Design gemm_mem, start of the top module:
module gemm_mem(
  input wire clk,
  input wire rst,
  input wire out_rdy,
  input wire v0__read_req_rdy,
  input wire [31:0] v0__read_resp,
  input wire v0__read_resp_vld,
  input wire v0__write_completion_vld,
  input wire v0__write_req_rdy,
  input wire [31:0] v0_in,
  input wire v0_in_vld,
  input wire v1__read_req_rdy,
  input wire [31:0] v1__read_resp,
  input wire v1__read_resp_vld,
  input wire v1__write_completion_vld,
  input wire v1__write_req_rdy,
  input wire [31:0] v1_in,
  input wire v1_in_vld,
  input wire [31:0] C_rd_data,
  output wire [31:0] out,
  output wire out_vld,
  output wire [3:0] v0__read_req,
  output wire v0__read_req_vld,
  output wire v0__read_resp_rdy,
  output wire v0__write_completion_rdy,
  output wire [35:0] v0__write_req,
  output wire v0__write_req_vld,
  output wire v0_in_rdy,
  output wire [3:0] v1__read_req,
  output wire v1__read_req_vld,
  output wire v1__read_resp_rdy,
  output wire v1__write_completion_rdy,
  output wire [35:0] v1__write_req,
  output wire v1__write_req_vld,
  output wire v1_in_rdy,
  output wire [3:0] C_rd_addr,
  output wire C_rd_en,
  output wire [3:0] C_wr_addr,
  output wire [31:0] C_wr_data,
  output wire C_wr_en
);
export LEC_CHECK = 0
export ABC_AREA = 1
export CAP_MARGIN = 20
export CORE_MARGIN = 2
export CORE_UTILIZATION = 72
export CTS_CLUSTER_DIAMETER = 393
export CTS_CLUSTER_SIZE = 99
export SLEW_MARGIN = 20
export TNS_END_PERCENT = 10
create_clock -name core_clock -period 3.53 [get_ports {clk}]
run.sh (not shown) runs the stock make flow with config.mk's settings and CLKGATE_MAP_FILE=.
The starting point aborted during global routing (5_1_grt).
Next try:
ABC_AREA = 0   (was 1)
SETUP_SLACK_MARGIN = 0.13   (was not set)
Outcome:
- The changed run stopped in global routing (5_1_grt)
- synthesized cell count fell by 19%
- die size goes down by 4.4%
- area after synthesis drops by 4.5%

gemm_mem again, from the RTL that the note above started with.
Settings: LEC_CHECK=0, ABC_AREA=1, CAP_MARGIN=10, CORE_MARGIN=2, CORE_UTILIZATION=17, CTS_CLUSTER_DIAMETER=353, CTS_CLUSTER_SIZE=27, GPL_ROUTABILITY_DRIVEN=1, GPL_TIMING_DRIVEN=0, PLACE_DENSITY=0.7, SETUP_SLACK_MARGIN=1.6, SLEW_MARGIN=15; clock period 9.73 ns.
==> next run, changes <==
CAP_MARGIN = 20   (was 10)
CORE_UTILIZATION = 72   (was 17)
CTS_CLUSTER_DIAMETER = unset   (was 353)
CTS_CLUSTER_SIZE = unset   (was 27)
GPL_ROUTABILITY_DRIVEN = unset   (was 1)
GPL_TIMING_DRIVEN = unset   (was 0)
PLACE_DENSITY = 0.79   (was 0.7)
SETUP_SLACK_MARGIN = unset   (was 1.6)
SLEW_MARGIN = 20   (was 15)
clock period = 6.23 ns   (was 9.73 ns; I/O delays follow)
Effect: With this change the flow did not get past global routing. Area after synthesis stays the same. Die size went down by well over a third. Synthesized cell count does not change.
==> next run, changes <==
ABC_AREA = unset   (was 1)
CORE_UTILIZATION = 58   (was 72)
PLACE_DENSITY = unset   (was 0.79)
clock period = 4.66 ns   (was 6.23 ns; I/O delays follow)
Now the flow reached the layout checks and failed them: setup timing.
Area after synthesis shrinks by 4.5%.
Synthesized cell count is lower by 19%.
Die size went up by 18%.
==> next run, changes <==
clock period = 5.1 ns   (was 4.66 ns; I/O delays follow)
The new run completed and failed the layout checks on setup timing.
Worst setup slack gets better by 440 ps.
Design area fell by 0.63%.
Die area does not change.
First-iteration DRC count fell by 0.42%.
Routed wire length rises by 1.1%.
Global-route usage went up by 0.51 points.
Hold slack improves by 12 ps.
Cell count goes down by 0.35%.
Core utilization falls by 0.48 points.

Starting RTL as in the previous note.
==> flow/design.v (excerpt) <==
module gemm_mem(
  input wire clk,
  input wire rst,
  input wire out_rdy,
  input wire v0__read_req_rdy,
  input wire [31:0] v0__read_resp,
  input wire v0__read_resp_vld,
  input wire v0__write_completion_vld,
  input wire v0__write_req_rdy,
  input wire [31:0] v0_in,
  input wire v0_in_vld,
  input wire v1__read_req_rdy,
  input wire [31:0] v1__read_resp,
  input wire v1__read_resp_vld,
  input wire v1__write_completion_vld,
  input wire v1__write_req_rdy,
  input wire [31:0] v1_in,
  input wire v1_in_vld,
  input wire [31:0] C_rd_data,
  output wire [31:0] out,
  output wire out_vld,
  output wire [3:0] v0__read_req,
  output wire v0__read_req_vld,
  output wire v0__read_resp_rdy,
  output wire v0__write_completion_rdy,
  output wire [35:0] v0__write_req,
  output wire v0__write_req_vld,
  output wire v0_in_rdy,
  output wire [3:0] v1__read_req,
  output wire v1__read_req_vld,
  output wire v1__read_resp_rdy,
  output wire v1__write_completion_rdy,
  output wire [35:0] v1__write_req,
  output wire v1__write_req_vld,
  output wire v1_in_rdy,
  output wire [3:0] C_rd_addr,
  output wire C_rd_en,
  output wire [3:0] C_wr_addr,
  output wire [31:0] C_wr_data,
  output wire C_wr_en
);
export LEC_CHECK = 0
export ABC_AREA = 1
export CAP_MARGIN = 35
export CELL_PAD_IN_SITES_DETAIL_PLACEMENT = 2
export CELL_PAD_IN_SITES_GLOBAL_PLACEMENT = 1
export CORE_ASPECT_RATIO = 1.84
export CORE_MARGIN = 2
export CORE_UTILIZATION = 72
export CTS_CLUSTER_DIAMETER = 180
export CTS_CLUSTER_SIZE = 32
export HOLD_SLACK_MARGIN = 0.23
export MAX_ROUTING_LAYER = met5
export MIN_ROUTING_LAYER = met1
export PLACE_DENSITY_LB_ADDON = 0.27
export SETUP_SLACK_MARGIN = 2.01
export SLEW_MARGIN = 10
export TNS_END_PERCENT = 100
create_clock -name core_clock -period 11.9 [get_ports {clk}]
The starting point died in global placement without I/O.
Edit:
Settings changed: ABC_AREA 1 to unset, CAP_MARGIN 35 to 20, CELL_PAD_IN_SITES_DETAIL_PLACEMENT 2 to unset, CELL_PAD_IN_SITES_GLOBAL_PLACEMENT 1 to unset, CORE_ASPECT_RATIO 1.84 to unset, CORE_UTILIZATION 72 to 40, CTS_CLUSTER_DIAMETER 180 to unset, CTS_CLUSTER_SIZE 32 to unset, HOLD_SLACK_MARGIN 0.23 to unset, MAX_ROUTING_LAYER met5 to unset, MIN_ROUTING_LAYER met1 to unset, PLACE_DENSITY_LB_ADDON 0.27 to unset, SETUP_SLACK_MARGIN 2.01 to unset, SLEW_MARGIN 10 to 20, TNS_END_PERCENT 100 to unset.
Clock period 11.9 ns to 9.0 ns, I/O delays scaled along.
Effect:
- This time the run finished clean
- die size came out higher by well over a third
- synthesized cell count is lower by about a fifth
- synthesized area went down by a few percent
Edit:
Settings changed: ABC_AREA set to 1, CAP_MARGIN 20 to 10, CELL_PAD_IN_SITES_DETAIL_PLACEMENT set to 1, CELL_PAD_IN_SITES_GLOBAL_PLACEMENT set to 1, CORE_MARGIN 2 to 4, CORE_UTILIZATION 40 to 26, GPL_TIMING_DRIVEN set to 0, SLEW_MARGIN 20 to 30.
- The changed run ran to the end with no violations
- core utilization falls by 16 points
- non-clock buffer count grows by 169
- cell area rose by 7.4%
- wire length increases by 43%
- worst setup slack degrades by 1.1 ns
- fmax fell by 13%
- total power rose by 10%
Edit:
Settings changed: CORE_UTILIZATION 26 to 62, GPL_TIMING_DRIVEN 0 to 1, MIN_ROUTING_LAYER set to met2, PLACE_DENSITY_LB_ADDON set to 0.1, TNS_END_PERCENT set to 90.
Clock period 9.0 ns to 8.08 ns, I/O delays scaled along.
After rerunning:
- The new run did not get past global placement (FLW-0024)
- synthesized area is unchanged
- die area fell by well over a third
- synthesized cell count stays the same
Edit:
Settings changed: CAP_MARGIN 10 to 20, CELL_PAD_IN_SITES_DETAIL_PLACEMENT 1 to unset, CELL_PAD_IN_SITES_GLOBAL_PLACEMENT 1 to unset, CORE_MARGIN 4 to 2, CORE_UTILIZATION 62 to 67, GPL_TIMING_DRIVEN 1 to unset, MIN_ROUTING_LAYER met2 to unset, PLACE_DENSITY_LB_ADDON 0.1 to unset, SLEW_MARGIN 30 to 20, TNS_END_PERCENT 90 to unset.
Clock period 8.08 ns to 6.57 ns, I/O delays scaled along.
=>
- The changed run passed the timing, design-rule and antenna checks
- die area fell by roughly a tenth
- synthesized cell count does not change
- synthesized area does not change
Edit:
Settings changed: CORE_UTILIZATION 67 to 72, PLACE_DENSITY set to 0.79.
Clock period 6.57 ns to 6.25 ns, I/O delays scaled along.
With this change the flow ended with an error in global routing (GRT-0232).
Synthesized area is unchanged.
Die size shrinks by 6.8%.
Synthesized cell count is unchanged.
Power figures rest on the tool's default switching activity, not on a simulated workload.
